// brain_m
module brain_m(clk, rst, distance, mode, start, E, color, OE, shape);
Size: roughly 2600 flip-flops, about 110000 um2 of cells after synthesis.
clock: 6.06 ns
lec_check: 0
abc_area: 1
cap_margin: 20
cell_pad_in_sites_detail_placement: 2
cell_pad_in_sites_global_placement: 3
core_margin: 3
core_utilization: 54
cts_cluster_diameter: 184
gpl_routability_driven: 0
gpl_timing_driven: 0
max_routing_layer: met4
min_routing_layer: met2
setup_slack_margin: 0.06
slew_margin: 25
tns_end_percent: 10
run.sh (not shown) runs the stock make flow with config.mk's settings and CLKGATE_MAP_FILE=.
The starting point aborted during global placement without I/O.
Then changed:
==> flow/config.mk (replaced) <==
export PLATFORM = sky130hd
export DESIGN_NAME = brain_m
export DESIGN_NICKNAME = brain_m
export VERILOG_FILES = /design/flow/design.v
export SDC_FILE = /design/flow/constraint.sdc
export NUM_CORES = 4
export LEC_CHECK = 0
export CAP_MARGIN = 20
export CORE_MARGIN = 2
export CORE_UTILIZATION = 58
export PLACE_DENSITY = 0.6
export SLEW_MARGIN = 20
==> flow/constraint.sdc (replaced) <==
create_clock -name core_clock -period 4.05 [get_ports {clk}]
set_input_delay 0.8100 -clock core_clock [delete_from_list [all_inputs] [get_ports {clk}]]
set_output_delay 0.8100 -clock core_clock [all_outputs]
set_load 0.01 [all_outputs]
Now the flow ran to the end with no violations.
Die area goes down by a little under a tenth.
Synthesized area decreases slightly.
Synthesized cell count is lower by about a fifth.
Then changed:
--- a/flow/config.mk
+++ b/flow/config.mk
@@ -9,4 +9,3 @@
 export CORE_MARGIN = 2
-export CORE_UTILIZATION = 58
-export PLACE_DENSITY = 0.6
+export CORE_UTILIZATION = 63
 export SLEW_MARGIN = 20
==> flow/constraint.sdc (replaced) <==
create_clock -name core_clock -period 4.58 [get_ports {clk}]
set_input_delay 0.9160 -clock core_clock [delete_from_list [all_inputs] [get_ports {clk}]]
set_output_delay 0.9160 -clock core_clock [all_outputs]
set_load 0.01 [all_outputs]
With this change the flow finished with antenna violations left.
Core utilization goes up by 5.4 points.
Setup slack is better by 32 ps.
Routed wire length is lower slightly.
Via count increases slightly.
Synthesized area is unchanged.
Total power fell by roughly a tenth.
Cell count goes down slightly.
Then changed:
--- a/flow/config.mk
+++ b/flow/config.mk
@@ -9,3 +9,5 @@
 export CORE_MARGIN = 2
-export CORE_UTILIZATION = 63
+export CORE_UTILIZATION = 72
+export PLACE_DENSITY_LB_ADDON = 0.0
+export SETUP_SLACK_MARGIN = 0.62
 export SLEW_MARGIN = 20
==> flow/constraint.sdc (replaced) <==
create_clock -name core_clock -period 3.7 [get_ports {clk}]
set_input_delay 0.7400 -clock core_clock [delete_from_list [all_inputs] [get_ports {clk}]]
set_output_delay 0.7400 -clock core_clock [all_outputs]
set_load 0.01 [all_outputs]
Result: This time the run produced a layout that fails on negative setup slack; register-to-register slack is worse by 1100 ps; power came out higher by 25%; global-route usage came out higher by 7.7 points; combinational power came out higher by 42%; final area came out higher by 4.0%; clock skew came out higher by 29 ps; critical path depth came out higher by 11; die area came out lower by 12%; flip-flop count is unchanged.

* * *

== v36 ==
Starting RTL as in the previous note.
Settings: LEC_CHECK=0, CAP_MARGIN=35, CORE_MARGIN=2, CORE_UTILIZATION=72, CTS_CLUSTER_SIZE=15, PLACE_DENSITY_LB_ADDON=0.28, SETUP_SLACK_MARGIN=-0.24, SLEW_MARGIN=20; clock period 3.7 ns.
Although it ran to completion, v36 produced a layout that fails the final checks because of setup timing.
Setup changes, v36 to v56
# v36
export LEC_CHECK = 0
export CAP_MARGIN = 35
export CORE_MARGIN = 2
export CORE_UTILIZATION = 72
export CTS_CLUSTER_SIZE = 15
export PLACE_DENSITY_LB_ADDON = 0.28
export SETUP_SLACK_MARGIN = -0.24
export SLEW_MARGIN = 20
create_clock -name core_clock -period 3.7 [get_ports {clk}]
# v56
export LEC_CHECK = 0
export CAP_MARGIN = 10
export CORE_MARGIN = 2
export CORE_UTILIZATION = 72
export CTS_CLUSTER_SIZE = 15
export HOLD_SLACK_MARGIN = -0.1
export SETUP_SLACK_MARGIN = -0.27
export SLEW_MARGIN = 40
create_clock -name core_clock -period 2.83 [get_ports {clk}]
Findings:
Although v56 finished all stages, its layout failed final checks on setup timing.
Worst hold path cell count in v56 vs v36: down 1
Of v56 and v36, it is v56 that has the lower logic gate fraction of the total cell area.
Delta (v56 minus v36): part of the Yosys area used for sequential elements now sits at about the same level, average cell area after synthesis shows no meaningful change, post-route core utilization rose 3.6 points, worst setup slack after layout shows a reduction of 0.82 ns, final setup violation count climbed 364.
v36 was smaller in final cell area than v56.
v56 — final-layout setup total negative slack 111.27 ns lower, v36 as reference
Measured against v36, the combinational power of v56 comes out at 1.4 times the reference value.
Number of logic stages on the critical path including buffering (lower): v56
Here is what was changed in the inputs of v16 compared with v56.
# v56
export LEC_CHECK = 0
export CAP_MARGIN = 10
export CORE_MARGIN = 2
export CORE_UTILIZATION = 72
export CTS_CLUSTER_SIZE = 15
export HOLD_SLACK_MARGIN = -0.1
export SETUP_SLACK_MARGIN = -0.27
export SLEW_MARGIN = 40
create_clock -name core_clock -period 2.83 [get_ports {clk}]
# v16
export LEC_CHECK = 0
export CAP_MARGIN = 20
export CORE_MARGIN = 2
export CORE_UTILIZATION = 72
export PLACE_DENSITY_LB_ADDON = 0.01
export SLEW_MARGIN = 20
create_clock -name core_clock -period 4.02 [get_ports {clk}]
Findings:
- [v16] flow finished | final checks: failed | reasons: setup timing
- Changes observed in v16 relative to v56: setup slack went up by 1.10 ns, routed length on met2 went down by 6.3%, non-clock buffer instance count of the final layout went down by about 60%, sequential share of layout area went up by 2.1 points.
- v16 vs v56: placed wire-length estimate after detailed placement down by a few percent
- Slew of the pin with the lowest slew margin was higher in v16 than in v56.
- Going from v56 to v16, combinational group power shrank by more than a quarter.
- Diff v56 -> v16: number of buffers added to fix hold violations after cts roughly the same; CTS buffer count picked up an extra 0.42%.
Setup changes, v16 to v14
# v16
export LEC_CHECK = 0
export CAP_MARGIN = 20
export CORE_MARGIN = 2
export CORE_UTILIZATION = 72
export PLACE_DENSITY_LB_ADDON = 0.01
export SLEW_MARGIN = 20
create_clock -name core_clock -period 4.02 [get_ports {clk}]
# v14
export LEC_CHECK = 0
export CAP_MARGIN = 20
export CORE_MARGIN = 2
export CORE_UTILIZATION = 72
export CTS_CLUSTER_DIAMETER = 363
export PLACE_DENSITY_LB_ADDON = 0.01
export SETUP_SLACK_MARGIN = -0.2
export SLEW_MARGIN = 20
create_clock -name core_clock -period 3.77 [get_ports {clk}]
## What came out
When the final numbers for v14 and v16 were put side by side, the relative area of non-clock buffer cells in the final design turned out to be smaller in v16.
Although v14 finished all stages, its layout failed final checks on setup timing.
v14 falls short of v16 in reported clock group power.
[v14] aggregate negative setup slack fell 1.27 ns relative to v16
Going from v16 to v14, part of the power in the clock network lost 0.6 points, sequential share of layout area now sits at about the same level, overall power after layout rose 5.8%, final cycle utilization of the critical path rose by 5.4 points.
The following lists how v34 was set up differently from v14:
# v14
export LEC_CHECK = 0
export CAP_MARGIN = 20
export CORE_MARGIN = 2
export CORE_UTILIZATION = 72
export CTS_CLUSTER_DIAMETER = 363
export PLACE_DENSITY_LB_ADDON = 0.01
export SETUP_SLACK_MARGIN = -0.2
export SLEW_MARGIN = 20
create_clock -name core_clock -period 3.77 [get_ports {clk}]
# v34
export LEC_CHECK = 0
export CAP_MARGIN = 20
export CORE_MARGIN = 2
export CORE_UTILIZATION = 70
export SETUP_SLACK_MARGIN = 0.62
export SLEW_MARGIN = 20
create_clock -name core_clock -period 4.58 [get_ports {clk}]
==> results <==
v34 finished all stages; the layout is clean.
Summary: with v14 as the reference, leakage component of the power in v34 moved down slightly.
~same worst hold slack in v14 and v34
Delta (v34 minus v14): instance area at placement went down, power went down.
The more densely filled core belongs to v14, not v34.
Floorplan check, v34 vs v14: die outline larger in v34
Vias: v34 below v14
The worst IR drop on VDD of v34 was superior to that of v14.
Compared with v14, flip-flop and latch power in v34 decreased by more than 10%.
In terms of final cell count, v14 and v34 differ only marginally.
For v3, these inputs were changed with respect to v34:
# v34
export LEC_CHECK = 0
export CAP_MARGIN = 20
export CORE_MARGIN = 2
export CORE_UTILIZATION = 70
export SETUP_SLACK_MARGIN = 0.62
export SLEW_MARGIN = 20
create_clock -name core_clock -period 4.58 [get_ports {clk}]
# v3
export LEC_CHECK = 0
export CAP_MARGIN = 20
export CORE_MARGIN = 2
export CORE_UTILIZATION = 40
export PLACE_DENSITY = 0.6
export SETUP_SLACK_MARGIN = 1.66
export SLEW_MARGIN = 20
create_clock -name core_clock -period 6.6 [get_ports {clk}]
==> results <==
Power share of the combinational group, v3 and v34: larger value in v34
The class of the tightest hold or removal check comes out reg -> reg in one run and in -> reg in the other, namely in v3 and v34 respectively.
Post-route non-filler standard cell count (higher): v3
v3 was carried through to the last stage, and its layout satisfied the timing, DRC and antenna checks.
v3 ends up with lower fraction of area in registers than v34 does.

* * *

Starting RTL as in the previous note.
make LEC_CHECK=0 ABC_AREA=0 CAP_MARGIN=20 CELL_PAD_IN_SITES_GLOBAL_PLACEMENT=0 CORE_MARGIN=2 CORE_UTILIZATION=72 CTS_CLUSTER_DIAMETER=54 HOLD_SLACK_MARGIN=0.28 PLACE_DENSITY=0.95 SETUP_SLACK_MARGIN=1.3 SLEW_MARGIN=25 finish   # period 5.26 ns
The starting point failed in global routing (5_1_grt) (GRT-0232).
Edit:
- ABC_AREA: 0 -> default
- CELL_PAD_IN_SITES_GLOBAL_PLACEMENT: 0 -> default
- CTS_CLUSTER_DIAMETER: 54 -> default
- HOLD_SLACK_MARGIN: 0.28 -> default
- PLACE_DENSITY: 0.95 -> 0.35
- SETUP_SLACK_MARGIN: 1.3 -> 1.07
- SLEW_MARGIN: 25 -> 20
- clock period: 5.26 -> 3.7 ns (I/O delays scaled with it)
Effect: Now the flow finished with setup timing left; synthesized area does not change; die size does not change; synthesized cell count does not change.
Power is estimated from default activity; no workload was simulated.
